**design/flow/design.v**
```verilog
`timescale 1ns / 1ps
module mac #(
	  parameter N = 16
    )(
    input clk,rst,ce,
    input [N-1:0] a,
    input [N-1:0] b,
    input [N-1:0] c,
    output reg [N-1:0] p
    );
always@(posedge clk)
 begin
    if(rst)
    begin
        p<=0;
    end
    else if(ce)
    begin
        p <= (a*b+c);
    end
 end
endmodule
module variable_shift_reg #(parameter width = 8, parameter size = 3) (
input clk,
input ce,
input rst,
input [width-1:0] data_in,
output [width-1:0] data_out
);
reg [width-1:0] sr [size-1:0];
generate
genvar i;
for(i = 0;i < size;i = i + 1)
begin
    always@(posedge clk)
    begin
        if(rst)
        begin
            sr[i] <= 'd0;
        end
        else
        begin
            if(ce)
            begin
                if(i == 'd0)
                begin
                    sr[i] <= data_in;
                end
                else
                begin
                    sr[i] <= sr[i-1];
                end
            end
        end
    end
end
endgenerate
assign data_out = sr[size-1];
endmodule
module convolver #(
parameter n = 9'h010,
parameter k = 9'h003,
parameter s = 1,
parameter N = 16
)(
input clk,
input ce,
input global_rst,
input [N-1:0] activation,
input [(k*k)*16-1:0] weight1,
output[N-1:0] conv_op,
output valid_conv,
output end_conv
);
reg [31:0] count,count2,count3,row_count;
reg en1,en2,en3;
wire [15:0] tmp [k*k+1:0];
wire [15:0] weight [0:k*k-1];
generate
	genvar l;
	for(l=0;l<k*k;l=l+1)
	begin
      assign weight [l][N-1:0] = weight1[N*l +: N];
	end
endgenerate
assign tmp[0] = 32'h0000000;
generate
genvar i;
  for(i = 0;i<k*k;i=i+1)
  begin: MAC
    if((i+1)%k ==0)
    begin
      if(i==k*k-1)
      begin
      mac #(.N(N)) mac(
        .clk(clk),
        .ce(ce),
        .rst(global_rst),
        .a(activation),
        .b(weight[i]),
        .c(tmp[i]),
        .p(conv_op)
        );
      end
      else
      begin
      wire [N-1:0] tmp2;
      mac #(.N(N)) mac(
        .clk(clk),
        .ce(ce),
        .rst(global_rst),
        .a(activation),
        .b(weight[i]),
        .c(tmp[i]),
        .p(tmp2)
        );
      variable_shift_reg #(.width(N),.size(n-k)) SR (
          .clk(clk),
          .ce(ce),
          .rst(global_rst),
          .data_in(tmp2),
          .data_out(tmp[i+1])
          );
      end
    end
    else
    begin
   mac #(.N(N)) mac2(
      .clk(clk),
      .ce(ce),
      .rst(global_rst),
      .a(activation),
      .b(weight[i]),
      .c(tmp[i]),
      .p(tmp[i+1])
      );
    end
  end
endgenerate
always@(posedge clk)
begin
  if(global_rst)
  begin
    count <=0;
    count2<=0;
    count3<=0;
    row_count <= 0;
    en1<=0;
    en2<=1;
    en3<=0;
  end
  else if(ce)
  begin
    if(count == (k-1)*n+k-1)
    begin
      en1 <= 1'b1;
      count <= count+1'b1;
    end
    else
    begin
      count<= count+1'b1;
    end
  if(en1 && en2)
  begin
    if(count2 == n-k)
    begin
      count2 <= 0;
      en2 <= 0 ;
      row_count <= row_count + 1'b1;
    end
    else
    begin
      count2 <= count2 + 1'b1;
    end
  end
  if(~en2)
  begin
  if(count3 == k-2)
  begin
    count3<=0;
    en2 <= 1'b1;
  end
  else
    count3 <= count3 + 1'b1;
  end
  if((((count2 + 1) % s == 0) && (row_count % s == 0))||(count3 == k-2)&&(row_count % s == 0)||(count == (k-1)*n+k-1))
  begin
    en3 <= 1;
  end
  else
    en3 <= 0;
  end
end
	assign end_conv = (count>= n*n+2) ? 1'b1 : 1'b0;
	assign valid_conv = (en1&&en2&&en3);
endmodule
```
**design/flow/run.sh**
```bash
#!/bin/bash
# the make line also repeats each setting of config.mk as NAME=value (left out here)
make -C /OpenROAD-flow-scripts/flow DESIGN_CONFIG=/design/flow/config.mk WORK_HOME=/design/flow/orfs CLKGATE_MAP_FILE= finish
```
**design/flow/config.mk**
```make
export PLATFORM = sky130hd
export DESIGN_NAME = convolver
export DESIGN_NICKNAME = convolver
export VERILOG_FILES = /design/flow/design.v
export SDC_FILE = /design/flow/constraint.sdc
export NUM_CORES = 4
export LEC_CHECK = 0
export CAP_MARGIN = 40
export CELL_PAD_IN_SITES_DETAIL_PLACEMENT = 2
export CORE_MARGIN = 2
export CORE_UTILIZATION = 40
export CTS_CLUSTER_DIAMETER = 268
export GPL_ROUTABILITY_DRIVEN = 0
export PLACE_DENSITY = 0.61
export SETUP_SLACK_MARGIN = 1.48
export SLEW_MARGIN = 20
export TNS_END_PERCENT = 15
```
**design/flow/constraint.sdc**
```tcl
create_clock -name core_clock -period 7.29 [get_ports {clk}]
set_input_delay 1.4580 -clock core_clock [delete_from_list [all_inputs] [get_ports {clk}]]
set_output_delay 1.4580 -clock core_clock [all_outputs]
set_load 0.01 [all_outputs]
```
==> results of run 1 <==
## through the flow
step           std cells  hold WS, ns
3_3_place_gp        9160        0.438
3_5_place_dp        9165        0.476
4_1_cts             9386        0.492
2_1_floorplan       7097        0.427
## repair_timing
action / 4_1_cts
pin swaps: 101
gates resized: 363
cloned: 14
endpoints found under the setup margin: 76
buffers inserted: 64
## metal layers
metal | global-route usage, % | GRT overflow
met5 | 14.8 | 1
met4 | 58.9 | 54
met3 | 35.4 | 9
met2 | 79.7 | 58
met1 | 55.9 | 2
==> notes.md, run 1 <==
run metrics: worst-case clock buffer depth 3, largest area contributor in the netlist fa_1, Mapped Area 63,200 um2, DP Area 68,200 um2, GR Overflow Total 124, Avg Cell Area, Syn 8.90 um2, syn_nets 8,563, Syn Inst Count 7,097, Top cell area share 26.4%, yosys cell count 7,097, fp util 40.4%, hold buffer count at cts 0, Basic Gates by Area 15.8%, Synth top cell by count inv_1, yosys stat chip area 63,200 um2, # rows 145, die area 161,000 um2, PortBufs 180, yosys xor share 6.17%, ao+oa area frac 2.67%, clk root buf clkbuf_16, Synth Seq Share 20.9%, Synth async-reset ratio 0%, Die H 401 um, synth unique cells 59, fa+ha+maj area frac 35.7%, hpwl dp 230,000 um, number of enable flip-flop cells 0, commonest cells in the netlist inv_1, fa_1, nand2_1, top cells, area fa_1, dfxtp_1, ha_1, mux2i_1, inv_1, IO Pins 181, Ys Warns 4, CTS H-tree depth 3, Yosys reg bits 659, Commonest flop dfxtp_1, Failed at global routing (5_1_grt), Log Error [ERROR GRT-0116] Global routing finished with congestion. Check the congestion regions in the DRC Viewer., mux share 8.43%, status aborted with a tool error, core footprint 157,000 um2, Dominant comb cell adder cells, Total Routing Usage GR 57.5%, CTS sink cnt 659, Num CTS Buffers 77, floorplan die width 401 um, dpl ws -0.683 ns
==> inputs of run 2 (changes only) <==
- CAP_MARGIN: 40 -> 20
- CELL_PAD_IN_SITES_DETAIL_PLACEMENT: 2 -> not set
- CORE_UTILIZATION: 40 -> 72
- CTS_CLUSTER_DIAMETER: 268 -> not set
- CTS_CLUSTER_SIZE: not set -> 97
- GPL_ROUTABILITY_DRIVEN: 0 -> not set
- PLACE_DENSITY: 0.61 -> not set
- SETUP_SLACK_MARGIN: 1.48 -> not set
- TNS_END_PERCENT: 15 -> not set
- clock period: 7.29 -> 5.37 ns (I/O delays scaled with it)
==> run 2 against run 1 <==
Against the previous run: the layout now fails its checks (negative setup slack); area after synthesis stayed put; die size shrank 44%; synthesized cell count is the same.
==> notes.md, run 2 <==
impl run done, here's what came out: endpoints failing hold 0, DR iter-0 viols 3,862, Dominant comb cell adder cells, Ys Warns 4, Worst Setup EP MAC[4].genblk1.mac2.p[14]$_SDFFE_PP0P_, Synth async-reset ratio 0%, ao+oa area frac 2.67%, clk_skew 0.0456 ns, worst-case clock buffer depth 3, Hold Path End en3$_SDFFE_PP0P_, DP Area 70,900 um2, SO Faults negative setup slack, largest net degree at the start of global routing 181, Yosys reg bits 659, Hold Path Depth 2, Total Routing Usage GR 37.7%, Worst-Margin Slew 1.03 ns, Die H 300 um, yosys cell count 7,097, max_cap viols 0, period utilisation layout 110%, Largest delay share family, worst path adder cells, Top power group combinational cells, FF-to-FF Start MAC[3].genblk1.mac2.p[3]$_SDFFE_PP0P_, CP startpoint activation[8], crit-path most repeated cell fa_1, Required @ worst endpoint 5.88 ns, Num CTS Buffers 69, pwr dens 630 nW/um2, DRC 0, Via-to-Cell Ratio 5.58, vias in the first global route 52,217, Sw Share 43.7%, sequential power share 11.5%, Commonest flop dfxtp_1, Clk pwr share 10.9%, Avg WL per Cell 19.4 um, worst vdd ir 1.24 mV, P_comb 37.1 mW, top cells, area fa_1, dfxtp_1, ha_1, mux2i_1, inv_1, CTS tree built, Comb power frac 77.6%, status failed layout checks, fin util 87.4%, Reg-to-Reg End MAC[4].genblk1.mac2.p[13]$_SDFFE_PP0P_, switching power 20.9 mW, hpwl dp 123,000 um, CP Depth 23, Crit. End Element flip-flop, Finished Cell Area 75,900 um2, RSZ-0062 raised after global routing yes, clk root buf clkbuf_16, Synth top cell by count inv_1, Area Overhead vs Synth 20.2%, Static Leakage 37.4 nW, fa+ha+maj area frac 35.7%, Final Max Tran Viols 0, syn_nets 8,563, Worst Setup Start Kind primary input, Hold/Removal Path Class flip-flop to flip-flop, largest area contributor in the netlist fa_1, gp weighted congestion 0.942, Synth Seq Share 20.9%, Largest stage delay, worst path 0.57 ns, relative slew slack 31.5%, core footprint 86,900 um2, Top cell area share 26.4%, critical-path cell list buf_8, buf_12, buf_6, buf_8, nand2_4, fa_1, fa_1, inv_2, fa_1, inv_2, fa_1, fa_1, fa_1, inv_2, ha_4, and2_4, or2_4, a21oi_4, nor2b_1, a311oi_2, xnor2_1, mux2i_1, nor2_1, register area 13,200 um2, Final Critical Period 5.92 ns, OpenROAD warnings 46, Basic Gates by Area 15.8%, synth unique cells 59, clk slew on worst S/H paths 0.07 ns, global-route wire length before repair 270,000 um, slack of the critical path -0.551 ns, CTS sink cnt 659, Achievable Freq 169 MHz, yosys stat chip area 63,200 um2, ANT nets after route 0, Syn Inst Count 7,097, Internal 27.0 mW, Layout fillers 4,518, floorplan die width 300 um, hold buffer count at cts 0, GR Overflow Total 0, final setup fails 37, fp util 72.7%, CTS H-tree depth 3, commonest cells in the netlist inv_1, fa_1, nand2_1, R2R setup slack 0.93 ns, Gate Area 45,200 um2, Mapped Area 63,200 um2, Latency at later pin 0.64 ns, worst-case reg-to-reg path depth 22, # rows 108, critical path type primary input to flip-flop, PortBufs 180, die area 90,100 um2, Total Wirelength 173,000 um, initial antenna violation count 10, Seq. pwr 5.52 mW, Layout Nets 9,176, CP Buf/Inv Count 7, Vias 49,764, CP Data Arrival Time 6.43 ns, hold path start en3$_SDFFE_PP0P_, IO Pins 181, number of enable flip-flop cells 0, Avg Cell Area, Syn 8.90 um2, yosys xor share 6.17%, DRT Pass-1 Iters 6, Clk. pwr 5.21 mW, crit path max fanout 7, mux share 8.43%, slowest CP cell fa_1
## run 2: area by class of cell
cell class,instances,share of cell area (%)
flip-flops and latches,659,17.4
diodes,9,0.0297
repair buffers,892,11.1
inverters,1370,6.77
multi-input cells,4718,59.6
well taps,1155,1.90
clock buffers,93,2.58
clock inverters,30,0.720
## run 2: routing by layer
metal | vias to the layer above | wire (um) | share of wire (%) | GRT usage (%)
li1 | 22618 | - | - | -
met1 | 24493 | 67600 | 39 | 48.5
met2 | 2059 | 82800 | 48 | 62.7
met3 | 588 | 14400 | 8.3 | 7.05
met4 | 6 | 8500 | 4.9 | 15.9
met5 | - | 41 | 0.024 | 0
## run 2: through the flow
stage	hold slack [ns]	std cells	setup TNS (ns)	total power, mW	worst slack [ns]
floorplan	0.427	7097	-20.00	27.3	-0.912
global placement	0.439	8695	-63.23	36.4	-1.20
detailed placement	0.450	8695	-69.91	37.6	-1.42
CTS	0.465	8869	-10.18	44.2	-0.469
global route	0.488	8917	-17.33	51.3	-0.696
finish	0.457	8926	-12.21	47.8	-0.551
## run 2: timing repair
item,in CTS,in global routing
endpoints found under the setup margin,61,61
gates resized,229,310
setup buffers,56,52
pin swaps,168,261
gates cloned,4,4
==> inputs of run 3 (changes only) <==
- ABC_AREA: not set -> 1
- CTS_CLUSTER_DIAMETER: not set -> 29
- CTS_CLUSTER_SIZE: 97 -> 32
- SETUP_SLACK_MARGIN: not set -> 0.45
- clock period: 5.37 -> 3.64 ns (I/O delays scaled with it)
==> run 3 against run 2 <==
Against the previous run: the flow now stops in global routing (5_1_grt); area after synthesis up 6.0%; synthesized cell count is 31% higher; die size grew 5.9%.
==> notes.md, run 3 <==
run metrics: status aborted with a tool error, Failed at global routing (5_1_grt), Log Error [ERROR GRT-0232] Routing congestion too high. Check the congestion heatmap in the GUI., Basic Gates by Area 21.2%, Die H 309 um, # rows 111, floorplan die width 309 um, core footprint 91,900 um2, commonest cells in the netlist inv_1, nand2_1, nor2_1, Yosys reg bits 659, Commonest flop dfxtp_1, yosys cell count 9,315, Synth Seq Share 19.7%, dpl ws -2.49 ns, Synth async-reset ratio 0%, synth unique cells 53, worst-case clock buffer depth 3, PortBufs 180, Ys Warns 4, die area 95,500 um2, Syn Inst Count 9,315, CTS H-tree depth 4, yosys xor share 2.89%, Top cell area share 24.9%, fp util 72.8%, syn_nets 10,781, Total Routing Usage GR 78.7%, Num CTS Buffers 134, ao+oa area frac 7.34%, CTS sink cnt 659, Avg Cell Area, Syn 7.19 um2, mux share 0%, hpwl dp 145,000 um, gp weighted congestion 0.961, Mapped Area 67,000 um2, clk root buf clkbuf_16, yosys stat chip area 67,000 um2, number of enable flip-flop cells 0, top cells, area fa_1, dfxtp_1, inv_1, nand2_1, ha_1, IO Pins 181, Synth top cell by count inv_1, Dominant comb cell adder cells, fa+ha+maj area frac 33.7%, hold buffer count at cts 0, GR Overflow Total 441, largest area contributor in the netlist fa_1
run 3: layer usage:
metal  GRT usage [%]  overflow
met4            78.3       161
met3            66.2        21
met1            76.9         8
met2            94.0       250
met5            44.1         1
run 3: timing repair:
item,CTS
buffers inserted,95
endpoints found under the hold margin,0
gates resized,596
pin swaps,305
endpoints found under the setup margin,117
gates cloned,12
run 3: stage by stage:
stage | std cells | power [mW] | TNS, ns | area [um2]
after CTS | 11339 | 86.9 | -92.12 | 83700
after global placement | 10985 | 63.0 | -191.14 | 76200
after detailed placement | 10985 | 65.2 | -200.53 | 76200
after floorplan | 9315 | 46.3 | -123.40 | 69600
==> inputs of run 4 (changes only) <==
- ABC_AREA: 1 -> not set
- CELL_PAD_IN_SITES_GLOBAL_PLACEMENT: not set -> 1
- CORE_UTILIZATION: 72 -> 24
- CTS_CLUSTER_DIAMETER: 29 -> not set
- CTS_CLUSTER_SIZE: 32 -> 10
- PLACE_DENSITY: not set -> 0.93
- SETUP_SLACK_MARGIN: 0.45 -> -0.47
- clock period: 3.64 -> 8.25 ns (I/O delays scaled with it)
==> run 4 against run 3 <==
Against the previous run: now clean on timing, DRC and antenna; area after synthesis down 5.7%; die size rose to 2.8 times the previous value; synthesized cell count down 24%.
==> notes.md, run 4 <==
impl run done, here's what came out: status no timing/DRC/antenna violations, vias in the first global route 46,312, clk root buf clkbuf_16, Top power group combinational cells, register area 13,200 um2, RSZ-0062 raised after global routing no, critical path type primary input to flip-flop, Vias 44,633, yosys cell count 7,097, worst-case reg-to-reg path depth 17, Synth async-reset ratio 0%, Pwr Total 23.6 mW, GR Overflow Total 0, floorplan die width 517 um, PortBufs 180, Worst Setup EP MAC[4].genblk1.mac2.p[14]$_SDFFE_PP0P_, Internal 13.0 mW, Ys Warns 4, Commonest flop dfxtp_1, Layout Nets 8,594, Die H 517 um, DR iter-0 viols 2,422, buffer count from post-CTS setup fixing 0, Final Max Tran Viols 0, Total Wirelength 159,000 um, post-CTS sizing 0, CP Data Arrival Time 7.80 ns, worst-case clock buffer depth 3, Reg-to-Reg End MAC[4].genblk1.mac2.p[14]$_SDFFE_PP0P_, core footprint 262,000 um2, Sw Share 44.7%, critical-path cell list buf_2, buf_4, nand2_1, fa_1, fa_1, inv_1, fa_1, inv_1, fa_1, fa_1, fa_1, inv_1, ha_1, and2_1, or2_2, a21oi_1, nor2b_1, a311oi_1, xnor2_1, mux2i_1, nor2_1, number of enable flip-flop cells 0, R2R setup slack 3.62 ns, Fin Setup TNS 0 ns, ao+oa area frac 2.67%, largest net degree at the start of global routing 231, sequential power share 15.3%, Avg WL per Cell 14.9 um, Hold/Removal Path Class flip-flop to flip-flop, OpenROAD warnings 38, DRC 0, Crit. End Element flip-flop, slowest CP cell buf_2, die area 267,000 um2, IO Pins 181, endpoints failing hold 0, placed cell count 10,562, fp util 24.1%, Clk. pwr 3.25 mW, yosys stat chip area 63,200 um2, P_comb 16.7 mW, Largest delay share family, worst path adder cells, Final Critical Period 7.30 ns, mux share 8.43%, Worst-Margin Slew 1.11 ns, Synth top cell by count inv_1, CP Depth 21, Avg Cell Area, Syn 8.90 um2, synth unique cells 59, fin cells 10,681, Achievable Freq 137 MHz, Synth Seq Share 20.9%, clk slew on worst S/H paths 0.05 ns, Largest stage delay, worst path 0.64 ns, Seq. pwr 3.60 mW, max_cap viols 0, period utilisation layout 88.4%, yosys xor share 6.17%, Area Overhead vs Synth 13.1%, Required @ worst endpoint 8.75 ns, CP startpoint activation[10], largest area contributor in the netlist fa_1, CTS sink cnt 659, initial antenna violation count 36, Via-to-Cell Ratio 4.18, Finished Cell Area 71,500 um2, pwr dens 330 nW/um2, switching power 10.5 mW, DP Area 69,100 um2, # rows 188, gp weighted congestion 0.886, DRT Pass-1 Iters 5, Top cell area share 26.4%, clk_skew 0.0413 ns, relative slew slack 25.7%, Yosys reg bits 659, Layout fillers 27,742, final setup fails 0, CTS H-tree depth 3, Basic Gates by Area 15.8%, Hold Path End en3$_SDFFE_PP0P_, Syn Inst Count 7,097, hpwl dp 124,000 um, FF-to-FF Start MAC[3].genblk1.mac2.p[11]$_SDFFE_PP0P_, worst vdd ir 0.315 mV, slack of the critical path 0.954 ns, dpl ws 0.402 ns, Worst Setup Start Kind primary input, CP Buf/Inv Count 5, global-route wire length before repair 255,000 um, fin util 27.3%, crit-path most repeated cell fa_1, Mapped Area 63,200 um2, commonest cells in the netlist inv_1, fa_1, nand2_1, top cells, area fa_1, dfxtp_1, ha_1, mux2i_1, inv_1, hold buffer count at cts 0, fa+ha+maj area frac 35.7%, Static Leakage 33.7 nW, Clk pwr share 13.8%, syn_nets 8,563, crit path max fanout 19, Comb power frac 70.9%, Latency at later pin 0.68 ns, hold path start en3$_SDFFE_PP0P_, ANT nets after route 0, CTS tree built, Hold Path Depth 2, Num CTS Buffers 79, Gate Area 43,500 um2, Total Routing Usage GR 12.0%, worst hold slack 0.453 ns, Dominant comb cell adder cells
-- run 4: metal layers --
layer	part of all wire [%]	GRT usage, %	wire length [um]	vias up
met5	0.10	0	161	-
met4	3.8	4.64	6060	24
met3	4.8	1.95	7700	288
met2	50	21.1	78900	980
met1	42	14.5	66100	21954
li1	-	-	-	21387
-- run 4: area by class of cell --
type                    count  area share [%]
clock inverters            14           0.389
repair buffers            300            4.04
inverters                1370            7.20
clock buffers              89            2.89
diodes                     16          0.0560
well taps                3515            6.15
flip-flops and latches    659            18.5
multi-input cells        4718            60.8
==> inputs of run 5 (changes only) <==
- CAP_MARGIN: 20 -> 0
- CELL_PAD_IN_SITES_DETAIL_PLACEMENT: not set -> 2
- CELL_PAD_IN_SITES_GLOBAL_PLACEMENT: 1 -> not set
- CORE_MARGIN: 2 -> 9
- CORE_UTILIZATION: 24 -> 40
- CTS_CLUSTER_DIAMETER: not set -> 268
- CTS_CLUSTER_SIZE: 10 -> 55
- GPL_ROUTABILITY_DRIVEN: not set -> 0
- MAX_ROUTING_LAYER: not set -> met4
- PLACE_DENSITY: 0.93 -> 0.61
- SETUP_SLACK_MARGIN: -0.47 -> 1.9
- SLEW_MARGIN: 20 -> 30
- TNS_END_PERCENT: not set -> 25
- clock period: 8.25 -> 8.45 ns (I/O delays scaled with it)
==> run 5 against run 4 <==
Against the previous run: the flow now stops in global routing (5_1_grt); area after synthesis is the same; synthesized cell count did not move; die size down 35%.
==> notes.md, run 5 <==
run metrics: status aborted with a tool error, Failed at global routing (5_1_grt), mux share 8.43%, worst-case clock buffer depth 3, clk root buf clkbuf_16, Dominant comb cell adder cells, Syn Inst Count 7,097, syn_nets 8,563, Yosys reg bits 659, Avg Cell Area, Syn 8.90 um2, # rows 145, hpwl dp 206,000 um, floorplan die width 415 um, dpl ws 0.195 ns, CTS H-tree depth 1, core footprint 157,000 um2, Synth top cell by count inv_1, yosys cell count 7,097, commonest cells in the netlist inv_1, fa_1, nand2_1, PortBufs 180, Num CTS Buffers 15, yosys xor share 6.17%, largest area contributor in the netlist fa_1, placed cell count 9,050, hold buffer count at cts 0, yosys stat chip area 63,200 um2, Ys Warns 4, ao+oa area frac 2.67%, Basic Gates by Area 15.8%, Synth Seq Share 20.9%, DP Area 67,100 um2, fa+ha+maj area frac 35.7%, Commonest flop dfxtp_1, Top cell area share 26.4%, synth unique cells 59, Die H 415 um, fp util 40.4%, IO Pins 181, die area 173,000 um2, number of enable flip-flop cells 0, CTS sink cnt 659, Mapped Area 63,200 um2, top cells, area fa_1, dfxtp_1, ha_1, mux2i_1, inv_1, Synth async-reset ratio 0%
[run 5: what timing repair did]
action,in CTS
buffers inserted,63
gates cloned,15
pin swaps,74
endpoints found under the setup margin,62
resized,396
==> inputs of run 6 (changes only) <==
- ABC_AREA: not set -> 1
- CAP_MARGIN: 0 -> 15
- CELL_PAD_IN_SITES_DETAIL_PLACEMENT: 2 -> not set
- CORE_MARGIN: 9 -> 2
- CORE_UTILIZATION: 40 -> 72
- CTS_CLUSTER_DIAMETER: 268 -> 395
- CTS_CLUSTER_SIZE: 55 -> 33
- GPL_ROUTABILITY_DRIVEN: 0 -> not set
- MAX_ROUTING_LAYER: met4 -> not set
- PLACE_DENSITY: 0.61 -> not set
- SETUP_SLACK_MARGIN: 1.9 -> not set
- SLEW_MARGIN: 30 -> 20
- TNS_END_PERCENT: 25 -> 80
- clock period: 8.45 -> 4.12 ns (I/O delays scaled with it)
==> run 6 against run 5 <==
Against the previous run: the run again fails in global routing (5_1_grt); synthesized cell count increased by 31%; die size shrank 45%; area after synthesis increased by 6.0%.
==> notes.md, run 6 <==
run metrics: hold buffer count at cts 0, largest area contributor in the netlist fa_1, CTS H-tree depth 1, core footprint 91,900 um2, Syn Inst Count 9,315, Num CTS Buffers 23, top cells, area fa_1, dfxtp_1, inv_1, nand2_1, ha_1, fp util 72.8%, gp weighted congestion 0.939, mux share 0%, Synth async-reset ratio 0%, clk root buf clkbuf_16, GR Overflow Total 210, Yosys reg bits 659, dpl ws -2.12 ns, # rows 111, Top cell area share 24.9%, PortBufs 180, hpwl dp 143,000 um, synth unique cells 53, Log Error [ERROR GRT-0232] Routing congestion too high. Check the congestion heatmap in the GUI., commonest cells in the netlist inv_1, nand2_1, nor2_1, Total Routing Usage GR 72.8%, Mapped Area 67,000 um2, status aborted with a tool error, worst-case clock buffer depth 3, Ys Warns 4, Dominant comb cell adder cells, ao+oa area frac 7.34%, floorplan die width 309 um, fa+ha+maj area frac 33.7%, Failed at global routing (5_1_grt), IO Pins 181, Avg Cell Area, Syn 7.19 um2, Commonest flop dfxtp_1, syn_nets 10,781, die area 95,500 um2, yosys stat chip area 67,000 um2, Synth top cell by count inv_1, Synth Seq Share 19.7%, CTS sink cnt 659, yosys xor share 2.89%, Die H 309 um, Basic Gates by Area 21.2%, yosys cell count 9,315, number of enable flip-flop cells 0
run 6: per-layer routing:
metal / GRT overflow / GRT usage (%)
met5: 1 / 45.4
met4: 69 / 59.0
met3: 19 / 61.4
met2: 91 / 88.3
met1: 30 / 74.8
run 6: stage by stage:
step / cell area (um2) / std cells
after detailed placement: 75800 / 10965
after floorplan: 69200 / 9315
after CTS: 80300 / 11143
after global placement: 75800 / 10965
run 6: timing repair:
| item | CTS |
|---|---|
| gates cloned | 21 |
| setup endpoints to repair | 97 |
| resized | 797 |
| pin swaps | 395 |
| setup buffers | 145 |
==> inputs of run 7 (changes only) <==
- CAP_MARGIN: 15 -> 20
- CTS_CLUSTER_DIAMETER: 395 -> 391
- CTS_CLUSTER_SIZE: 33 -> not set
- PLACE_DENSITY: not set -> 0.4
- TNS_END_PERCENT: 80 -> 10
- clock period: 4.12 -> 4.06 ns (I/O delays scaled with it)
==> run 7 against run 6 <==
Against the previous run: the layout now fails its checks (negative setup slack); die size did not move; area after synthesis unchanged; synthesized cell count unchanged.
==> notes.md, run 7 <==
impl run done, here's what came out: Required @ worst endpoint 4.59 ns, PortBufs 180, vias in the first global route 65,716, CTS sink cnt 659, Top power group combinational cells, number of enable flip-flop cells 0, Avg Cell Area, Syn 7.19 um2, crit-path most repeated cell nand2_1, global-route wire length before repair 338,000 um, top cells, area fa_1, dfxtp_1, inv_1, nand2_1, ha_1, fin util 87.7%, DRC 0, Synth Seq Share 19.7%, gp weighted congestion 0.974, synth unique cells 53, critical path type primary input to flip-flop, largest area contributor in the netlist fa_1, # rows 111, Num CTS Buffers 73, ao+oa area frac 7.34%, CP Data Arrival Time 6.67 ns, SO Faults negative setup slack, Area Overhead vs Synth 20.3%, Yosys reg bits 659, R2R setup slack -0.40 ns, hold buffer count at cts 0, commonest cells in the netlist inv_1, nand2_1, nor2_1, relative slew slack 36.9%, floorplan die width 309 um, crit path max fanout 5, Commonest flop dfxtp_1, Synth async-reset ratio 0%, slack of the critical path -2.08 ns, Static Leakage 43.6 nW, Worst Setup Start Kind primary input, endpoints failing hold 0, IO Pins 181, Mapped Area 67,000 um2, DRT Pass-1 Iters 22, die area 95,500 um2, Largest stage delay, worst path 0.63 ns, Hold Path Depth 2, fp util 72.8%, Via-to-Cell Ratio 5.90, Crit. End Element flip-flop, Ys Warns 4, yosys stat chip area 67,000 um2, fa+ha+maj area frac 33.7%, hpwl dp 141,000 um, hold path start en3$_SDFFE_PP0P_, Basic Gates by Area 21.2%, Reg-to-Reg End MAC[7].genblk1.mac2.p[15]$_SDFFE_PP0P_, FF-to-FF Start MAC[6].genblk1.mac2.p[14]$_SDFFE_PP0P_, Die H 309 um, mux share 0%, worst-case clock buffer depth 3, Total Routing Usage GR 45.1%, syn_nets 10,781, max_cap viols 0, Largest delay share family, worst path adder cells, core footprint 91,900 um2, pwr dens 915 nW/um2, status failed layout checks, RSZ-0062 raised after global routing yes, P_comb 58.5 mW, slowest CP cell xnor2_1, yosys cell count 9,315, switching power 35.7 mW, Worst Setup EP MAC[7].genblk1.mac2.p[15]$_SDFFE_PP0P_, OpenROAD warnings 63, Worst-Margin Slew 0.946 ns, Dominant comb cell adder cells, Clk. pwr 7.52 mW, final setup fails 92, Avg WL per Cell 20.5 um, Hold Path End en3$_SDFFE_PP0P_, clk slew on worst S/H paths 0.06 ns, Comb power frac 79.4%, ANT nets after route 0, Achievable Freq 163 MHz, worst-case reg-to-reg path depth 17, largest net degree at the start of global routing 234, CP Buf/Inv Count 8, placed cell count 10,973, Top cell area share 24.9%, clk root buf clkbuf_16, Layout Nets 11,362, period utilisation layout 151%, Vias 66,127, initial antenna violation count 31, CTS tree built, Internal 38.0 mW, sequential power share 10.4%, Sw Share 48.4%, DR iter-0 viols 9,133, Synth top cell by count inv_1, Final Max Tran Viols 0, CP startpoint activation[9], Syn Inst Count 9,315, worst vdd ir 1.33 mV, CTS H-tree depth 3, Final Critical Period 6.14 ns, fin cells 11,217, Hold/Removal Path Class flip-flop to flip-flop, clk_skew 0.0374 ns, dpl ws -2.17 ns, Total Wirelength 230,000 um, GR Overflow Total 0, yosys xor share 2.89%, Pwr Total 73.7 mW, Clk pwr share 10.2%, Seq. pwr 7.66 mW, Latency at later pin 0.66 ns, CP Depth 25
run 7: final cells by class:
cell class                 instances  area, um2
multi-input combinational       5958      45600
sequential                       659      13200
fill                            4797      11300
timing repair buffer             956       9060
inverter                        2248       8470
clock buffer                      90       1970
tap                             1243       1560
clock inverter                    43        679
antenna                           20       50.0
run 7: per-layer routing:
metal	vias to the layer above	wire length, um	GRT usage, %
met1	30676	76800	53.1
met2	4866	99500	70.6
li1	28708	-	-
met3	1851	31600	14.7
met5	-	383	0.657
met4	26	21300	29.8
run 7: repair_timing:
item	in CTS	in global routing
gates resized	500	270
setup buffers	59	24
endpoints found under the setup margin	102	99
gates cloned	10	2
pin swaps	175	127
run 7: per-stage QoR:
step           hold WS, ns  area [um2]  setup TNS (ns)
3_3_place_gp         0.446       74700         -161.92
2_1_floorplan        0.436       67700         -106.60
4_1_cts              0.461       79500          -69.75
5_1_grt              0.480       80600          -96.70
6_report             0.460       80600          -83.91
3_5_place_dp         0.451       74700         -170.16
==> inputs of run 8 (changes only) <==
- ABC_AREA: 1 -> 0
- CAP_MARGIN: 20 -> 5
- CELL_PAD_IN_SITES_DETAIL_PLACEMENT: not set -> 0
- CORE_UTILIZATION: 72 -> 70
- CTS_CLUSTER_DIAMETER: 391 -> 136
- GPL_ROUTABILITY_DRIVEN: not set -> 1
- MAX_ROUTING_LAYER: not set -> met4
- PLACE_DENSITY: 0.4 -> not set
- SETUP_SLACK_MARGIN: not set -> -0.11
- TNS_END_PERCENT: 10 -> not set
- clock period: 4.06 -> 5.47 ns (I/O delays scaled with it)
==> run 8 against run 7 <==
Against the previous run: the layout still fails its checks (negative setup slack); global-route usage shrank 8.6 points; critical path depth unchanged; sequential share of layout area up 1.1 points; worst hold slack got worse by 0.0024 ns; total power fell by 38%; via count down 26%; cell area down 6.5%.
==> notes.md, run 8 <==
impl run done, here's what came out: status failed layout checks, SO Faults negative setup slack, Sw Share 43.1%, DR iter-0 viols 3,499, period utilisation layout 106%, PortBufs 180, slowest CP cell fa_1, Total Routing Usage GR 36.4%, slack of the critical path -0.328 ns, Num CTS Buffers 74, Achievable Freq 172 MHz, RSZ-0062 raised after global routing yes, ANT nets after route 0, FF-to-FF Start MAC[0].genblk1.mac2.p[11]$_SDFFE_PP0P_, Static Leakage 37.3 nW, Top power group combinational cells, CP Data Arrival Time 6.29 ns, DRT Pass-1 Iters 6, worst hold slack 0.457 ns, switching power 19.6 mW, CTS tree built, critical path type primary input to flip-flop, Largest delay share family, worst path adder cells, syn_nets 8,563, Clk pwr share 11.7%, yosys xor share 6.17%, Hold Path Depth 2, Reg-to-Reg End MAC[1].genblk1.mac2.p[15]$_SDFFE_PP0P_, Ys Warns 4, Largest stage delay, worst path 0.52 ns, fp util 70.4%, GR Overflow Total 0, Worst-Margin Slew 1.02 ns, largest area contributor in the netlist fa_1, die area 92,700 um2, Final Max Tran Viols 0, grt met1 use 46.9%, floorplan die width 304 um, core footprint 89,700 um2, mux share 8.43%, synth unique cells 59, Synth async-reset ratio 0%, sequential power share 11.9%, Commonest flop dfxtp_1, Hold Path End MAC[2].genblk1.genblk1.SR.sr[2][2]$_SDFFE_PP0P_, crit path max fanout 6, Seq. pwr 5.42 mW, Internal 25.9 mW, Layout fillers 5,383, DP Area 70,900 um2, clk_skew 0.0491 ns, Clk. pwr 5.31 mW, yosys cell count 7,097, CP Buf/Inv Count 9, Vias 48,688, IO Pins 181, P_comb 34.7 mW, Yosys reg bits 659, worst-case clock buffer depth 3, fa+ha+maj area frac 35.7%, OpenROAD warnings 46, placed cell count 8,728, CTS sink cnt 659, Latency at later pin 0.66 ns, hold buffer count at cts 0, endpoints failing hold 0, initial antenna violation count 10, Basic Gates by Area 15.8%, Layout Nets 9,160, Syn Inst Count 7,097, ao+oa area frac 2.67%, Worst Setup EP MAC[6].genblk1.mac2.p[14]$_SDFFE_PP0P_, DRC 0, fin cells 8,944, CP startpoint activation[8], Hold/Removal Path Class flip-flop to flip-flop, pwr dens 603 nW/um2, GRT met3 Usage 5.53%, crit-path most repeated cell fa_1, final setup fails 26, Mapped Area 63,200 um2, Die H 304 um, Final Critical Period 5.80 ns, largest net degree at the start of global routing 134, Finished Cell Area 75,400 um2, vias in the first global route 50,445, R2R setup slack 1.21 ns, hpwl dp 121,000 um, Top cell area share 26.4%, worst-case reg-to-reg path depth 18, # rows 110, Via-to-Cell Ratio 5.44, Area Overhead vs Synth 19.3%, Total Wirelength 166,000 um, Worst Setup Start Kind primary input, CTS H-tree depth 3, clk slew on worst S/H paths 0.06 ns, number of enable flip-flop cells 0, Synth Seq Share 20.9%, dpl ws -1.24 ns, Crit. End Element flip-flop, hold path start MAC[2].genblk1.genblk1.SR.sr[1][2]$_SDFFE_PP0P_, max_cap viols 0, gp weighted congestion 0.938, GR Util met2 58.8%, commonest cells in the netlist inv_1, fa_1, nand2_1, Comb power frac 76.4%, top cells, area fa_1, dfxtp_1, ha_1, mux2i_1, inv_1, Dominant comb cell adder cells, Avg WL per Cell 18.5 um, GR peak layer met2, yosys stat chip area 63,200 um2, global-route wire length before repair 262,000 um, Required @ worst endpoint 5.97 ns, Avg Cell Area, Syn 8.90 um2, Synth top cell by count inv_1, worst vdd ir 1.39 mV, relative slew slack 31.8%, CP Depth 25, clk root buf clkbuf_16
run 8: layer usage:
| layer | wire length, um | vias to the layer above |
|---|---|---|
| li1 | - | 22603 |
| met1 | 66500 | 23935 |
| met2 | 78200 | 1680 |
| met3 | 13100 | 470 |
| met4 | 7880 | 0 |
| met5 | 0 | - |
run 8: per-stage QoR:
stage / util [%] / TNS [ns] / power, mW
global placement: 79.0 / -57.22 / 35.4
finish: 84.0 / -4.14 / 45.4
global route: 84.0 / -9.92 / 49.2
floorplan: - / -17.60 / 26.4
detailed placement: 79.0 / -61.90 / 36.3
CTS: 82.9 / -4.83 / 42.6
run 8: layout make-up:
cell class | instances | area (um2) | share of cell area [%]
multi-input combinational | 4718 | 44700 | 59.3
sequential | 659 | 13200 | 17.5
timing repair buffer | 871 | 8230 | 10.9
inverter | 1370 | 5140 | 6.82
clock buffer | 103 | 2110 | 2.80
tap | 1176 | 1470 | 1.95
clock inverter | 35 | 523 | 0.694
antenna | 12 | 30.0 | 0.0398
run 8: what timing repair did:
item,in CTS,in global routing
hold endpoints to repair,0,0
setup endpoints to repair,49,51
cloned,7,9
gates resized,226,200
pin swaps,86,155
setup buffers,39,26
==> inputs of run 9 (changes only) <==
- ABC_AREA: 0 -> not set
- CAP_MARGIN: 5 -> 20
- CELL_PAD_IN_SITES_DETAIL_PLACEMENT: 0 -> not set
- CORE_UTILIZATION: 70 -> 66
- CTS_CLUSTER_DIAMETER: 136 -> not set
- GPL_ROUTABILITY_DRIVEN: 1 -> not set
- MAX_ROUTING_LAYER: met4 -> not set
- SETUP_SLACK_MARGIN: -0.11 -> 1.4
- clock period: 5.47 -> 5.77 ns (I/O delays scaled with it)
==> run 9 against run 8 <==
Against the previous run: still fails the layout checks on negative setup slack; first-iteration DRC count is 8.5% lower; worst setup slack improved by 0.14 ns; sequential share of layout area down 0.41 points; core utilization fell by 2.6 points; cell area up 2.4%; global-route usage down 2.9 points; area after synthesis unchanged; largest cell class unchanged; highest routed layer is now met5.
==> notes.md, run 9 <==
impl run done, here's what came out: status failed layout checks, SO Faults negative setup slack, CP Data Arrival Time 6.46 ns, IO Pins 181, worst-case reg-to-reg path depth 17, number of enable flip-flop cells 0, switching power 19.4 mW, fp util 66.6%, Seq. pwr 5.14 mW, Crit. End Element flip-flop, top cells, area fa_1, dfxtp_1, ha_1, mux2i_1, inv_1, Basic Gates by Area 15.8%, ANT nets after route 0, period utilisation layout 103%, ao+oa area frac 2.67%, Clk. pwr 4.82 mW, global-route wire length before repair 262,000 um, # rows 113, DR iter-0 viols 3,201, routed wl met3 11,500 um, Layout fillers 6,150, final setup fails 22, Largest stage delay, worst path 0.55 ns, clk_skew 0.0272 ns, Commonest flop dfxtp_1, Finished Cell Area 77,200 um2, syn_nets 8,563, mux share 8.43%, synth unique cells 59, CP Depth 25, yosys xor share 6.17%, Reg-to-Reg End MAC[3].genblk1.mac2.p[14]$_SDFFE_PP0P_, yosys stat chip area 63,200 um2, worst vdd ir 0.832 mV, Synth async-reset ratio 0%, floorplan die width 313 um, endpoints failing hold 0, Avg WL per Cell 18.4 um, largest area contributor in the netlist fa_1, register area 13,200 um2, Avg Cell Area, Syn 8.90 um2, relative slew slack 13.2%, commonest cells in the netlist inv_1, fa_1, nand2_1, Latency at later pin 0.64 ns, DR top layer met5, core footprint 94,900 um2, sequential power share 11.4%, P_comb 35.0 mW, Via-to-Cell Ratio 5.34, Synth top cell by count inv_1, Layout Nets 9,194, dpl ws -1.02 ns, FF-to-FF Start MAC[2].genblk1.genblk1.SR.sr[12][11]$_SDFFE_PP0P_, fa+ha+maj area frac 35.7%, CP Buf/Inv Count 9, CTS tree built, met2 WL 79,300 um, Worst Setup Start Kind primary input, Vias 48,326, Final Max Tran Viols 0, DRC 0, Yosys reg bits 659, Internal 25.5 mW, CP startpoint activation[10], Hold Path End en3$_SDFFE_PP0P_, Synth Seq Share 20.9%, critical path type primary input to flip-flop, Area Overhead vs Synth 22.2%, Die H 313 um, largest net degree at the start of global routing 249, Mapped Area 63,200 um2, Ys Warns 4, Total Wirelength 166,000 um, Achievable Freq 168 MHz, hold path start en3$_SDFFE_PP0P_, clk root buf clkbuf_16, worst-case clock buffer depth 3, die area 98,200 um2, Final Critical Period 5.96 ns, crit path max fanout 4, initial antenna violation count 15, hpwl dp 123,000 um, Largest delay share family, worst path adder cells, Clk pwr share 10.7%, Total Routing Usage GR 33.6%, DRT Pass-1 Iters 6, Top cell area share 26.4%, Top power group combinational cells, OpenROAD warnings 46, Worst-Margin Slew 1.30 ns, Hold Path Depth 2, GR Overflow Total 0, wl on met1 67,900 um, Gate Area 45,800 um2, CTS sink cnt 659, Dominant comb cell adder cells, yosys cell count 7,097, Static Leakage 37.7 nW, Num CTS Buffers 72, crit-path most repeated cell fa_1, Worst Setup EP MAC[8].genblk1.genblk1.mac.p[14]$_SDFFE_PP0P_, R2R setup slack 1.52 ns, Required @ worst endpoint 6.27 ns, vias in the first global route 50,231, gp weighted congestion 0.917, slack of the critical path -0.192 ns, Comb power frac 77.8%, DP Area 71,300 um2, CTS H-tree depth 3, hold buffer count at cts 0, Sw Share 43.1%, clk slew on worst S/H paths 0.06 ns, pwr dens 582 nW/um2, Syn Inst Count 7,097, RSZ-0062 raised after global routing yes, slowest CP cell fa_1, PortBufs 180, max_cap viols 0, Fin Setup TNS -1.71 ns, Hold/Removal Path Class flip-flop to flip-flop
## run 9: timing repair
| action | 4_1_cts | 5_1_grt |
|---|---|---|
| cloned | 8 | 4 |
| pin swaps | 237 | 235 |
| gates resized | 436 | 250 |
| setup endpoints to repair | 103 | 101 |
| setup buffers | 75 | 49 |
## run 9: layer usage
metal	track usage, %	vias to the layer above
met1	44.0	23763
met4	13.6	14
met5	0	-
li1	-	22683
met3	5.40	405
met2	55.7	1461
## run 9: cell type report
type | count | area share [%]
multi-input combinational | 4718 | 59.3
sequential | 659 | 17.1
timing repair buffer | 907 | 11.6
inverter | 1370 | 6.66
clock buffer | 95 | 2.60
tap | 1265 | 2.05
clock inverter | 35 | 0.627
antenna | 7 | 0.0227
## run 9: stage by stage
stage	power, mW	util [%]	cells	hold slack [ns]
2_1_floorplan	26.0	-	7097	0.427
3_5_place_dp	35.0	75.2	8783	0.455
6_report	44.9	81.4	9056	0.467
5_1_grt	48.6	81.4	9051	0.480
4_1_cts	42.0	79.9	8996	0.471
3_3_place_gp	34.1	75.2	8783	0.439
==> inputs of run 10 (changes only) <==
- CAP_MARGIN: 20 -> 15
- CORE_UTILIZATION: 66 -> 72
- CTS_CLUSTER_SIZE: not set -> 37
- HOLD_SLACK_MARGIN: not set -> 0.29
- PLACE_DENSITY: not set -> 0.66
- SETUP_SLACK_MARGIN: 1.4 -> -0.3
- TNS_END_PERCENT: not set -> 40
- clock period: 5.77 -> 5.02 ns (I/O delays scaled with it)
==> run 10 against run 9 <==
Against the previous run: the layout still fails its checks (negative setup slack); critical path type unchanged; worst setup slack worse by 0.56 ns; clock-buffer cell count down 2; critical endpoint unchanged; non-clock buffer count down 84; via count up 0.39%; largest power group unchanged.
==> notes.md, run 10 <==
impl run done, here's what came out: Hold Path End en3$_SDFFE_PP0P_, Ys Warns 4, number of enable flip-flop cells 0, Clk. pwr 5.50 mW, global-route wire length before repair 260,000 um, Dominant comb cell adder cells, clk slew on worst S/H paths 0.06 ns, fin util 85.6%, Mapped Area 63,200 um2, hold path start en3$_SDFFE_PP0P_, Synth Seq Share 20.9%, critical-path cell list buf_12, buf_12, buf_8, and2_4, fa_1, inv_2, fa_1, fa_1, fa_1, inv_2, fa_1, inv_1, fa_1, inv_2, ha_4, and2_4, or2_1, a21oi_2, buf_4, nor2b_1, a311oi_2, xnor2_1, mux2i_1, nor2_1, CP Depth 24, Top cell area share 26.4%, Avg WL per Cell 18.3 um, Worst-Margin Slew 1.06 ns, clk_skew 0.0277 ns, slack of the critical path -0.756 ns, Internal 27.2 mW, relative slew slack 29.4%, gp weighted congestion 0.932, hpwl dp 122,000 um, largest net degree at the start of global routing 196, Commonest flop dfxtp_1, critical path type primary input to flip-flop, Area Overhead vs Synth 17.6%, IO Pins 181, Clk pwr share 11.4%, Vias 48,515, Achievable Freq 173 MHz, endpoints failing hold 0, Static Leakage 36.9 nW, switching power 21.2 mW, yosys cell count 7,097, CP Data Arrival Time 6.25 ns, Num CTS Buffers 72, ao+oa area frac 2.67%, GR Overflow Total 0, fp util 72.7%, Crit. End Element flip-flop, Via-to-Cell Ratio 5.48, commonest cells in the netlist inv_1, fa_1, nand2_1, slowest CP cell fa_1, max_cap viols 0, clk root buf clkbuf_16, sequential power share 12.2%, vias in the first global route 51,080, register area 13,200 um2, Largest stage delay, worst path 0.54 ns, worst-case reg-to-reg path depth 18, Seq. pwr 5.92 mW, final setup fails 62, Basic Gates by Area 15.8%, Total Routing Usage GR 36.1%, Top power group combinational cells, Yosys reg bits 659, period utilisation layout 115%, SO Faults negative setup slack, pwr dens 651 nW/um2, Sw Share 43.8%, yosys stat chip area 63,200 um2, OpenROAD warnings 43, floorplan die width 300 um, Final Max Tran Viols 0, Worst Setup Start Kind primary input, Worst Setup EP MAC[8].genblk1.genblk1.mac.p[14]$_SDFFE_PP0P_, Synth top cell by count inv_1, Required @ worst endpoint 5.50 ns, CTS tree built, CTS H-tree depth 3, core footprint 86,900 um2, dpl ws -1.64 ns, CP startpoint activation[7], Syn Inst Count 7,097, Avg Cell Area, Syn 8.90 um2, P_comb 37.0 mW, Reg-to-Reg End MAC[4].genblk1.mac2.p[15]$_SDFFE_PP0P_, die area 90,100 um2, Total Wirelength 162,000 um, Layout fillers 4,941, RSZ-0062 raised after global routing yes, Comb power frac 76.4%, Largest delay share family, worst path adder cells, largest area contributor in the netlist fa_1, PortBufs 180, crit-path most repeated cell fa_1, R2R setup slack 0.67 ns, DR iter-0 viols 3,117, DRT Pass-1 Iters 6, Die H 300 um, Hold Path Depth 2, CP Buf/Inv Count 8, Hold/Removal Path Class flip-flop to flip-flop, Final Critical Period 5.78 ns, worst vdd ir 1.38 mV, syn_nets 8,563, mux share 8.43%, Latency at later pin 0.65 ns, # rows 108, yosys xor share 6.17%, FF-to-FF Start MAC[3].genblk1.mac2.p[11]$_SDFFE_PP0P_, top cells, area fa_1, dfxtp_1, ha_1, mux2i_1, inv_1, status failed layout checks, initial antenna violation count 7, fa+ha+maj area frac 35.7%, DRC 0, crit path max fanout 6, Synth async-reset ratio 0%, worst-case clock buffer depth 3, synth unique cells 59, CTS sink cnt 659, ANT nets after route 0, Layout Nets 9,110, Gate Area 44,500 um2
[run 10: per-layer routing]
metal  vias to the layer above  GRT usage, %  wire length (um)
met2                      1673          61.2             78800
met5                         -             0                68
li1                      22509             -                 -
met3                       424          5.91             11700
met1                     23899          46.5             64800
met4                        10          14.3              6940
[run 10: through the flow]
stage / hold slack [ns] / total power [mW] / TNS, ns / instance area, um2 / cells
2_1_floorplan: 0.427 / 28.3 / -48.04 / 63800 / 7097
3_3_place_gp: 0.438 / 37.4 / -90.61 / 70400 / 8686
3_5_place_dp: 0.448 / 38.5 / -99.35 / 70400 / 8686
4_1_cts: 0.462 / 45.7 / -20.91 / 73800 / 8849
5_1_grt: 0.510 / 52.4 / -31.90 / 74300 / 8855
6_report: 0.455 / 48.4 / -21.91 / 74300 / 8861
[run 10: final cells by class]
class                      count  area share, %
multi-input combinational   4718           59.9
sequential                   659           17.7
timing repair buffer         823           10.1
inverter                    1370           6.92
clock buffer                  93           2.65
tap                         1155           1.94
clock inverter                37          0.693
antenna                        6         0.0202
[run 10: what timing repair did]
item / CTS / global route
endpoints found under the setup margin: 60 / 57
cloned: 3 / 0
buffers inserted: 37 / 11
resized: 270 / 164
hold buffers: 0 / 0
pin swaps: 108 / 110
==> inputs of run 11 (changes only) <==
- ABC_AREA: not set -> 1
- TNS_END_PERCENT: 40 -> 95
- clock period: 5.02 -> 4.13 ns (I/O delays scaled with it)
==> run 11 against run 10 <==
Against the previous run: the flow now stops in global routing (5_1_grt); area after synthesis grew 6.0%; die size is 5.9% higher; synthesized cell count is 31% higher.
==> notes.md, run 11 <==
run metrics: status aborted with a tool error, Failed at global routing (5_1_grt), synth unique cells 53, Num CTS Buffers 69, Dominant comb cell adder cells, Synth top cell by count inv_1, Die H 309 um, Top cell area share 24.9%, Ys Warns 4, placed cell count 10,941, PortBufs 180, clk root buf clkbuf_16, fp util 72.8%, fa+ha+maj area frac 33.7%, ao+oa area frac 7.34%, Synth async-reset ratio 0%, Commonest flop dfxtp_1, syn_nets 10,781, gp weighted congestion 0.951, Mapped Area 67,000 um2, # rows 111, die area 95,500 um2, yosys xor share 2.89%, top cells, area fa_1, dfxtp_1, inv_1, nand2_1, ha_1, Syn Inst Count 9,315, yosys cell count 9,315, commonest cells in the netlist inv_1, nand2_1, nor2_1, core footprint 91,900 um2, Synth Seq Share 19.7%, largest area contributor in the netlist fa_1, Yosys reg bits 659, DP Area 75,700 um2, CTS H-tree depth 3, number of enable flip-flop cells 0, mux share 0%, IO Pins 181, yosys stat chip area 67,000 um2, CTS sink cnt 659, Basic Gates by Area 21.2%, hpwl dp 147,000 um, worst-case clock buffer depth 3, floorplan die width 309 um, Avg Cell Area, Syn 7.19 um2
==> run 11: timing repair <==
action,CTS
hold buffers,0
gates cloned,20
pin swaps,386
setup endpoints to repair,90
gates resized,768
buffers inserted,110
==> run 11: per-stage QoR <==
stage,setup WS (ns),utilization (%)
after floorplan,-1.48,-
after global placement,-2.09,82.4
after detailed placement,-2.12,82.4
after CTS,-1.14,88.3
==> inputs of run 12 (changes only) <==
- ABC_AREA: 1 -> 0
- CAP_MARGIN: 15 -> 5
- CELL_PAD_IN_SITES_DETAIL_PLACEMENT: not set -> 0
- CTS_CLUSTER_DIAMETER: not set -> 136
- CTS_CLUSTER_SIZE: 37 -> 20
- GPL_ROUTABILITY_DRIVEN: not set -> 1
- HOLD_SLACK_MARGIN: 0.29 -> not set
- MAX_ROUTING_LAYER: not set -> met4
- PLACE_DENSITY: 0.66 -> not set
- SETUP_SLACK_MARGIN: -0.3 -> -0.11
- TNS_END_PERCENT: 95 -> not set
- clock period: 4.13 -> 5.2 ns (I/O delays scaled with it)
==> run 12 against run 11 <==
Against the previous run: the layout now fails its checks (negative setup slack); synthesized cell count fell by 24%; die size fell by 5.6%; area after synthesis fell by 5.7%.
==> notes.md, run 12 <==
impl run done, here's what came out: Worst Setup EP MAC[2].genblk1.genblk1.mac.p[14]$_SDFFE_PP0P_, fp util 72.7%, Top cell area share 26.4%, sequential power share 12.2%, Num CTS Buffers 39, Worst Setup Start Kind primary input, CTS H-tree depth 2, hpwl dp 122,000 um, IO Pins 181, number of enable flip-flop cells 0, worst hold slack 0.464 ns, Total Wirelength 164,000 um, yosys stat chip area 63,200 um2, largest area contributor in the netlist fa_1, ao+oa area frac 2.67%, CP startpoint activation[5], Yosys reg bits 659, global-route wire length before repair 255,000 um, crit path max fanout 5, initial antenna violation count 13, Sw Share 44.7%, fa+ha+maj area frac 35.7%, switching power 20.8 mW, OpenROAD warnings 58, Synth Seq Share 20.9%, Gate Area 45,000 um2, Commonest flop dfxtp_1, SO Faults negative setup slack, critical path type primary input to flip-flop, period utilisation layout 113%, Synth top cell by count inv_1, CTS tree built, Final Critical Period 5.86 ns, Internal 25.7 mW, Latency at later pin 0.62 ns, Syn Inst Count 7,097, clk_skew 0.0387 ns, Largest stage delay, worst path 0.57 ns, yosys xor share 6.17%, vias in the first global route 50,243, Largest delay share family, worst path adder cells, # rows 108, pwr dens 626 nW/um2, Vias 48,798, DRC 0, Static Leakage 36.8 nW, Fin Setup TNS -16.34 ns, Synth async-reset ratio 0%, max_cap viols 0, Reg-to-Reg End MAC[3].genblk1.mac2.p[15]$_SDFFE_PP0P_, Seq. pwr 5.69 mW, P_comb 37.7 mW, Die H 300 um, FF-to-FF Start MAC[2].genblk1.genblk1.SR.sr[12][11]$_SDFFE_PP0P_, fin util 85.6%, Avg Cell Area, Syn 8.90 um2, critical-path cell list buf_12, buf_12, buf_12, buf_8, and2_4, fa_1, inv_2, fa_1, fa_1, fa_1, inv_1, fa_1, inv_1, fa_1, inv_2, ha_4, and2_4, or2_1, a21oi_2, nor2b_1, a311oi_2, xnor2_1, mux2i_1, nor2_1, PortBufs 180, Hold Path Depth 2, final setup fails 45, Mapped Area 63,200 um2, core footprint 86,900 um2, fin cells 8,882, floorplan die width 300 um, Dominant comb cell adder cells, hold buffer count at cts 0, slack of the critical path -0.657 ns, clk root buf clkbuf_16, DRT Pass-1 Iters 6, die area 90,100 um2, clk slew on worst S/H paths 0.10 ns, Layout fillers 4,909, ANT nets after route 0, hold path start en3$_SDFFE_PP0P_, worst vdd ir 1.57 mV, R2R setup slack 0.88 ns, Crit. End Element flip-flop, top cells, area fa_1, dfxtp_1, ha_1, mux2i_1, inv_1, Basic Gates by Area 15.8%, DR iter-0 viols 3,402, Clk pwr share 6.8%, Area Overhead vs Synth 17.7%, Hold/Removal Path Class flip-flop to flip-flop, Via-to-Cell Ratio 5.49, largest net degree at the start of global routing 219, crit-path most repeated cell fa_1, endpoints failing hold 0, CP Depth 24, synth unique cells 59, Top power group combinational cells, Final Max Tran Viols 0, yosys cell count 7,097, Worst-Margin Slew 1.01 ns, Total Routing Usage GR 36.6%, Comb power frac 81.0%, syn_nets 8,563, commonest cells in the netlist inv_1, fa_1, nand2_1, placed cell count 8,711, CP Data Arrival Time 6.33 ns, mux share 8.43%, slowest CP cell fa_1, register area 13,200 um2, Avg WL per Cell 18.5 um, gp weighted congestion 0.961, Ys Warns 4, worst-case reg-to-reg path depth 17, CTS sink cnt 659, GR Overflow Total 0, Clk. pwr 3.16 mW, CP Buf/Inv Count 8, relative slew slack 32.9%, worst-case clock buffer depth 3, Hold Path End en3$_SDFFE_PP0P_, Achievable Freq 171 MHz, status failed layout checks, Layout Nets 9,174, RSZ-0062 raised after global routing yes, Required @ worst endpoint 5.67 ns
run 12: through the flow:
stage               instance area [um2]  setup slack, ns  power [mW]
finish                            74400           -0.657        46.5
global placement                  71000            -1.37        37.4
detailed placement                71000            -1.45        38.4
floorplan                         64600            -1.05        28.4
CTS                               73000           -0.598        42.9
global route                      74400           -0.873        50.3
run 12: final cells by class:
| class | count | area share (%) |
|---|---|---|
| Antenna cell | 14 | 0.0471 |
| Clock buffer | 41 | 1.32 |
| Clock inverter | 5 | 0.126 |
| Inverter | 1370 | 6.92 |
| Multi-Input combinational cell | 4718 | 60.6 |
| Sequential cell | 659 | 17.7 |
| Tap cell | 1155 | 1.94 |
| Timing Repair Buffer | 920 | 11.3 |
run 12: timing repair:
action	CTS	global route
resized	244	265
buffers inserted	57	65
gates cloned	1	8
pin swaps	147	210
endpoints found under the setup margin	62	57
run 12: layer usage:
layer  share of wire, %  GRT usage (%)  wire, um  vias up
met4                4.5           12.7      7320        0
met1                 40           46.3     65100    24036
li1                   -              -         -    22586
met5                  0              -         0        -
met2                 48           59.7     78700     1737
met3                7.9           5.93     13000      439
==> inputs of run 13 (changes only) <==
- CAP_MARGIN: 5 -> 40
- CELL_PAD_IN_SITES_DETAIL_PLACEMENT: 0 -> 2
- CELL_PAD_IN_SITES_GLOBAL_PLACEMENT: not set -> 0
- CORE_ASPECT_RATIO: not set -> 1.33
- CORE_MARGIN: 2 -> 3
- CORE_UTILIZATION: 72 -> 28
- CTS_CLUSTER_SIZE: 20 -> not set
- MIN_ROUTING_LAYER: not set -> met2
- PLACE_DENSITY_LB_ADDON: not set -> 0.22
- SETUP_SLACK_MARGIN: -0.11 -> not set
- TNS_END_PERCENT: not set -> 35
- clock period: 5.2 -> 4.23 ns (I/O delays scaled with it)
==> run 13 against run 12 <==
Against the previous run: still fails the layout checks on negative setup slack; worst hold slack worse by 0.015 ns; core utilization shrank 50 points; worst setup slack lost 0.87 ns; register-to-register slack got worse by 1.2 ns; sequential power increased by 24%; clock power up 130%; die size increased to 2.6 times the previous value; combinational power up 44%; area after synthesis unchanged; flip-flop count is the same; sequential share of layout area decreased by 1.4 points; clock skew is 0.024 ns higher.
==> notes.md, run 13 <==
impl run done, here's what came out: slowest CP cell fa_1, Via-to-Cell Ratio 6.35, dpl ws -2.38 ns, DRT Pass-1 Iters 10, gp weighted congestion 0.923, Seq. pwr 7.04 mW, hold path start MAC[5].genblk1.genblk1.SR.sr[5][10]$_SDFFE_PP0P_, Latency at later pin 0.73 ns, Hold/Removal Path Class flip-flop to flip-flop, Num CTS Buffers 76, Hold Path Depth 2, Required @ worst endpoint 4.85 ns, Worst Setup EP MAC[4].genblk1.mac2.p[15]$_SDFFE_PP0P_, die area 231,000 um2, yosys stat chip area 63,200 um2, CP Buf/Inv Count 6, Total Wirelength 248,000 um, fa+ha+maj area frac 35.7%, largest area contributor in the netlist fa_1, Ys Warns 4, pwr dens 848 nW/um2, switching power 31.7 mW, floorplan die width 418 um, clk_skew 0.0627 ns, worst hold slack 0.448 ns, max_cap viols 0, ANT nets after route 0, Top cell area share 26.4%, # rows 200, number of enable flip-flop cells 0, relative slew slack 41.6%, fp util 28.2%, clk slew on worst S/H paths 0.06 ns, OpenROAD warnings 45, Basic Gates by Area 15.8%, largest net degree at the start of global routing 171, hpwl dp 171,000 um, fin util 36.0%, commonest cells in the netlist inv_1, fa_1, nand2_1, CTS tree built, P_comb 54.1 mW, Comb power frac 79.2%, SO Faults negative setup slack, yosys cell count 7,097, Die H 554 um, register area 13,200 um2, Vias 69,171, Reg-to-Reg End MAC[5].genblk1.genblk1.mac.p[15]$_SDFFE_PP0P_, Yosys reg bits 659, Mapped Area 63,200 um2, Commonest flop dfxtp_1, Synth top cell by count inv_1, Largest stage delay, worst path 0.56 ns, period utilisation layout 136%, Crit. End Element flip-flop, Synth async-reset ratio 0%, Layout fillers 24,521, Dominant comb cell adder cells, ao+oa area frac 2.67%, worst-case clock buffer depth 3, Worst Setup Start Kind primary input, Clk. pwr 7.17 mW, RSZ-0062 raised after global routing yes, syn_nets 8,563, CP startpoint activation[7], status failed layout checks, critical-path cell list buf_16, buf_12, buf_4, nand2_1, fa_1, fa_1, inv_1, fa_1, inv_2, fa_2, fa_1, fa_1, inv_2, ha_4, and2_4, or2_4, a21oi_4, nand2_2, o31ai_4, xnor2_1, mux2i_1, nor2_1, Gate Area 45,500 um2, Layout Nets 9,324, Sw Share 46.3%, vias in the first global route 83,361, R2R setup slack -0.31 ns, critical path type primary input to flip-flop, CP Data Arrival Time 6.37 ns, Static Leakage 38.6 nW, Largest delay share family, worst path adder cells, top cells, area fa_1, dfxtp_1, ha_1, mux2i_1, inv_1, Pwr Total 68.4 mW, IO Pins 181, worst-case reg-to-reg path depth 17, mux share 8.43%, Final Critical Period 5.75 ns, Total Routing Usage GR 31.4%, Achievable Freq 174 MHz, crit-path most repeated cell fa_1, Syn Inst Count 7,097, CTS sink cnt 659, initial antenna violation count 0, Clk pwr share 10.5%, crit path max fanout 6, yosys xor share 6.17%, Internal 36.7 mW, Avg WL per Cell 22.8 um, PortBufs 180, synth unique cells 59, CP Depth 22, hold buffer count at cts 0, global-route wire length before repair 354,000 um, CTS H-tree depth 3, Top power group combinational cells, final setup fails 87, clk root buf clkbuf_16, slack of the critical path -1.52 ns, Final Max Tran Viols 0, DR iter-0 viols 9,836, FF-to-FF Start MAC[4].genblk1.mac2.p[10]$_SDFFE_PP0P_, core footprint 224,000 um2, sequential power share 10.3%, Worst-Margin Slew 0.876 ns, endpoints failing hold 0, Synth Seq Share 20.9%, worst vdd ir 0.689 mV, Area Overhead vs Synth 27.6%, Hold Path End MAC[5].genblk1.genblk1.SR.sr[6][10]$_SDFFE_PP0P_, Avg Cell Area, Syn 8.90 um2, DRC 0, GR Overflow Total 0
-- run 13: repair_timing --
action / 4_1_cts / 5_1_grt
cloned: 9 / 14
setup buffers: 95 / 64
endpoints found under the setup margin: 101 / 97
gates resized: 442 / 364
pin swaps: 183 / 190
-- run 13: through the flow --
step / instances / TNS (ns) / instance area, um2
3_5_place_dp: 10549 / -182.94 / 73800
5_1_grt: 10846 / -89.47 / 80500
4_1_cts: 10782 / -72.26 / 78600
2_1_floorplan: 7097 / -94.85 / 64100
3_3_place_gp: 10546 / -171.46 / 73800
6_report: 10892 / -78.23 / 80600
-- run 13: area by class of cell --
type	instances	share of cell area, %
clock buffer	105	2.68
multi-input combinational	4718	56.4
clock inverter	32	0.574
sequential	659	16.4
antenna	46	0.143
inverter	1370	6.38
tap	2929	4.55
timing repair buffer	1033	12.9
-- run 13: per-layer routing --
| layer | track usage, % | share of wire, % | vias up |
|---|---|---|---|
| li1 | - | - | 22815 |
| met1 | - | 0 | 24490 |
| met2 | 38.1 | 53 | 20009 |
| met3 | 38.4 | 38 | 1857 |
| met4 | 5.90 | 8.6 | 0 |
| met5 | - | 0 | - |
==> inputs of run 14 (changes only) <==
- ABC_AREA: 0 -> 1
- CAP_MARGIN: 40 -> 20
- CELL_PAD_IN_SITES_GLOBAL_PLACEMENT: 0 -> not set
- CORE_ASPECT_RATIO: 1.33 -> not set
- CORE_MARGIN: 3 -> 9
- MIN_ROUTING_LAYER: met2 -> not set
- SETUP_SLACK_MARGIN: not set -> 0.77
- TNS_END_PERCENT: 35 -> not set
- clock period: 4.23 -> 7.09 ns (I/O delays scaled with it)
==> run 14 against run 13 <==
Against the previous run: the run now finishes clean; register-to-register slack better by 3.0 ns; clock skew is 0.027 ns lower; global-route usage down 13 points; clock power fell by 36%; cell count increased by 16%.
==> notes.md, run 14 <==
impl run done, here's what came out: Layout Nets 10,853, DRT Pass-1 Iters 7, Reg-to-Reg End MAC[3].genblk1.mac2.p[14]$_SDFFE_PP0P_, Total Wirelength 239,000 um, Vias 59,183, clk_skew 0.0361 ns, floorplan die width 507 um, R2R setup slack 2.72 ns, yosys cell count 9,315, ao+oa area frac 7.34%, Ys Warns 4, Latency at later pin 0.72 ns, CP Buf/Inv Count 6, slowest CP cell clkdlybuf4s50_1, CTS sink cnt 659, crit-path most repeated cell fa_1, met2 WL 121,000 um, hold path start MAC[2].genblk1.genblk1.SR.sr[2][12]$_SDFFE_PP0P_, max_cap viols 0, critical-path cell list clkdlybuf4s50_1, nand2_1, fa_1, inv_1, fa_1, inv_1, fa_1, fa_1, fa_1, fa_1, inv_1, ha_1, nand2_1, nor2_2, nand2_1, o211ai_1, a31oi_2, inv_1, nand2_1, nand3_1, nand2_1, inv_1, CP startpoint weight1[9], status no timing/DRC/antenna violations, Yosys reg bits 659, clk slew on worst S/H paths 0.06 ns, Worst-Margin Slew 1.13 ns, worst vdd ir 0.452 mV, Top cell area share 24.9%, die area 257,000 um2, Mapped Area 67,000 um2, largest net degree at the start of global routing 242, Basic Gates by Area 21.2%, Clk pwr share 13.6%, PortBufs 180, Hold Path End MAC[2].genblk1.genblk1.SR.sr[3][12]$_SDFFE_PP0P_, fp util 28.2%, # rows 179, switching power 17.1 mW, wl on met1 103,000 um, P_comb 24.7 mW, yosys xor share 2.89%, DR iter-0 viols 2,740, gp weighted congestion 0.874, syn_nets 10,781, Clk. pwr 4.56 mW, Top power group combinational cells, Seq. pwr 4.37 mW, largest area contributor in the netlist fa_1, crit path max fanout 8, yosys stat chip area 67,000 um2, Layout fillers 27,942, vias in the first global route 68,772, relative slew slack 24.8%, Final Critical Period 6.23 ns, Synth Seq Share 19.7%, Syn Inst Count 9,315, Dominant comb cell adder cells, OpenROAD warnings 58, top cells, area fa_1, dfxtp_1, inv_1, nand2_1, ha_1, CP Depth 22, CTS H-tree depth 3, Static Leakage 41.0 nW, Area Overhead vs Synth 14.5%, Crit. End Element flip-flop, Internal 16.5 mW, worst-case reg-to-reg path depth 21, clk root buf clkbuf_16, period utilisation layout 87.9%, Hold/Removal Path Class flip-flop to flip-flop, Final Max Tran Viols 0, Synth async-reset ratio 0%, routed wl met3 7070 um, Hold Path Depth 2, Commonest flop dfxtp_1, Num CTS Buffers 86, core footprint 238,000 um2, worst hold slack 0.448 ns, Largest stage delay, worst path 0.70 ns, commonest cells in the netlist inv_1, nand2_1, nor2_1, Required @ worst endpoint 7.70 ns, RSZ-0062 raised after global routing yes, Via-to-Cell Ratio 4.69, FF-to-FF Start MAC[2].genblk1.genblk1.SR.sr[12][8]$_SDFFE_PP0P_, Synth top cell by count inv_1, pwr dens 438 nW/um2, hpwl dp 186,000 um, Comb power frac 73.4%, fa+ha+maj area frac 33.7%, Largest delay share family, worst path adder cells, Achievable Freq 161 MHz, IO Pins 181, Total Routing Usage GR 18.8%, synth unique cells 53, critical path type primary input to flip-flop, number of enable flip-flop cells 0, Die H 507 um, final setup fails 0, endpoints failing hold 0, DRC 0, Fin Setup TNS 0 ns, Avg WL per Cell 18.9 um, initial antenna violation count 13, DR top layer met4, global-route wire length before repair 382,000 um, mux share 0%, Worst Setup EP MAC[0].genblk1.mac2.p[15]$_SDFFE_PP0P_, Sw Share 50.8%, CTS tree built, sequential power share 13.0%, Avg Cell Area, Syn 7.19 um2, ANT nets after route 0, worst-case clock buffer depth 3, CP Data Arrival Time 6.84 ns, Worst Setup Start Kind primary input, GR Overflow Total 0
==> run 14: stage by stage <==
stage          util (%)  cells  total power [mW]  area [um2]  setup WS [ns]
4_1_cts            32.0  12600              33.3       76100          0.750
6_report           32.3  12623              33.6       76700          0.860
5_1_grt            32.3  12622              37.3       76700          0.705
3_3_place_gp       30.8  12450              26.7       73200         0.0267
2_1_floorplan         -   9315              20.2       67100          0.770
3_5_place_dp       30.8  12450              28.3       73200         -0.225
==> run 14: cell type report <==
| type | instances | area, um2 | share of cell area, % |
|---|---|---|---|
| inverter | 2248 | 8460 | 11.0 |
| sequential | 659 | 13200 | 17.2 |
| antenna | 7 | 17.5 | 0.0228 |
| tap | 3167 | 3960 | 5.17 |
| multi-input combinational | 5958 | 43900 | 57.2 |
| timing repair buffer | 434 | 4310 | 5.62 |
| clock buffer | 123 | 2430 | 3.17 |
| clock inverter | 27 | 480 | 0.626 |
==> run 14: what timing repair did <==
| action | in CTS | in global routing |
|---|---|---|
| buffers inserted | 0 | 13 |
| gates resized | 19 | 142 |
| endpoints found under the setup margin | 12 | 39 |
| hold buffers | 0 | 0 |
| pin swaps | 0 | 12 |
| cloned | 0 | 3 |
==> run 14: layer usage <==
metal	vias to the layer above	track usage (%)
met3	348	1.83
met5	-	-
met4	0	5.42
met2	853	33.5
met1	30370	22.7
li1	27612	-
Power figures rest on the tool's default switching activity, not on a simulated workload.
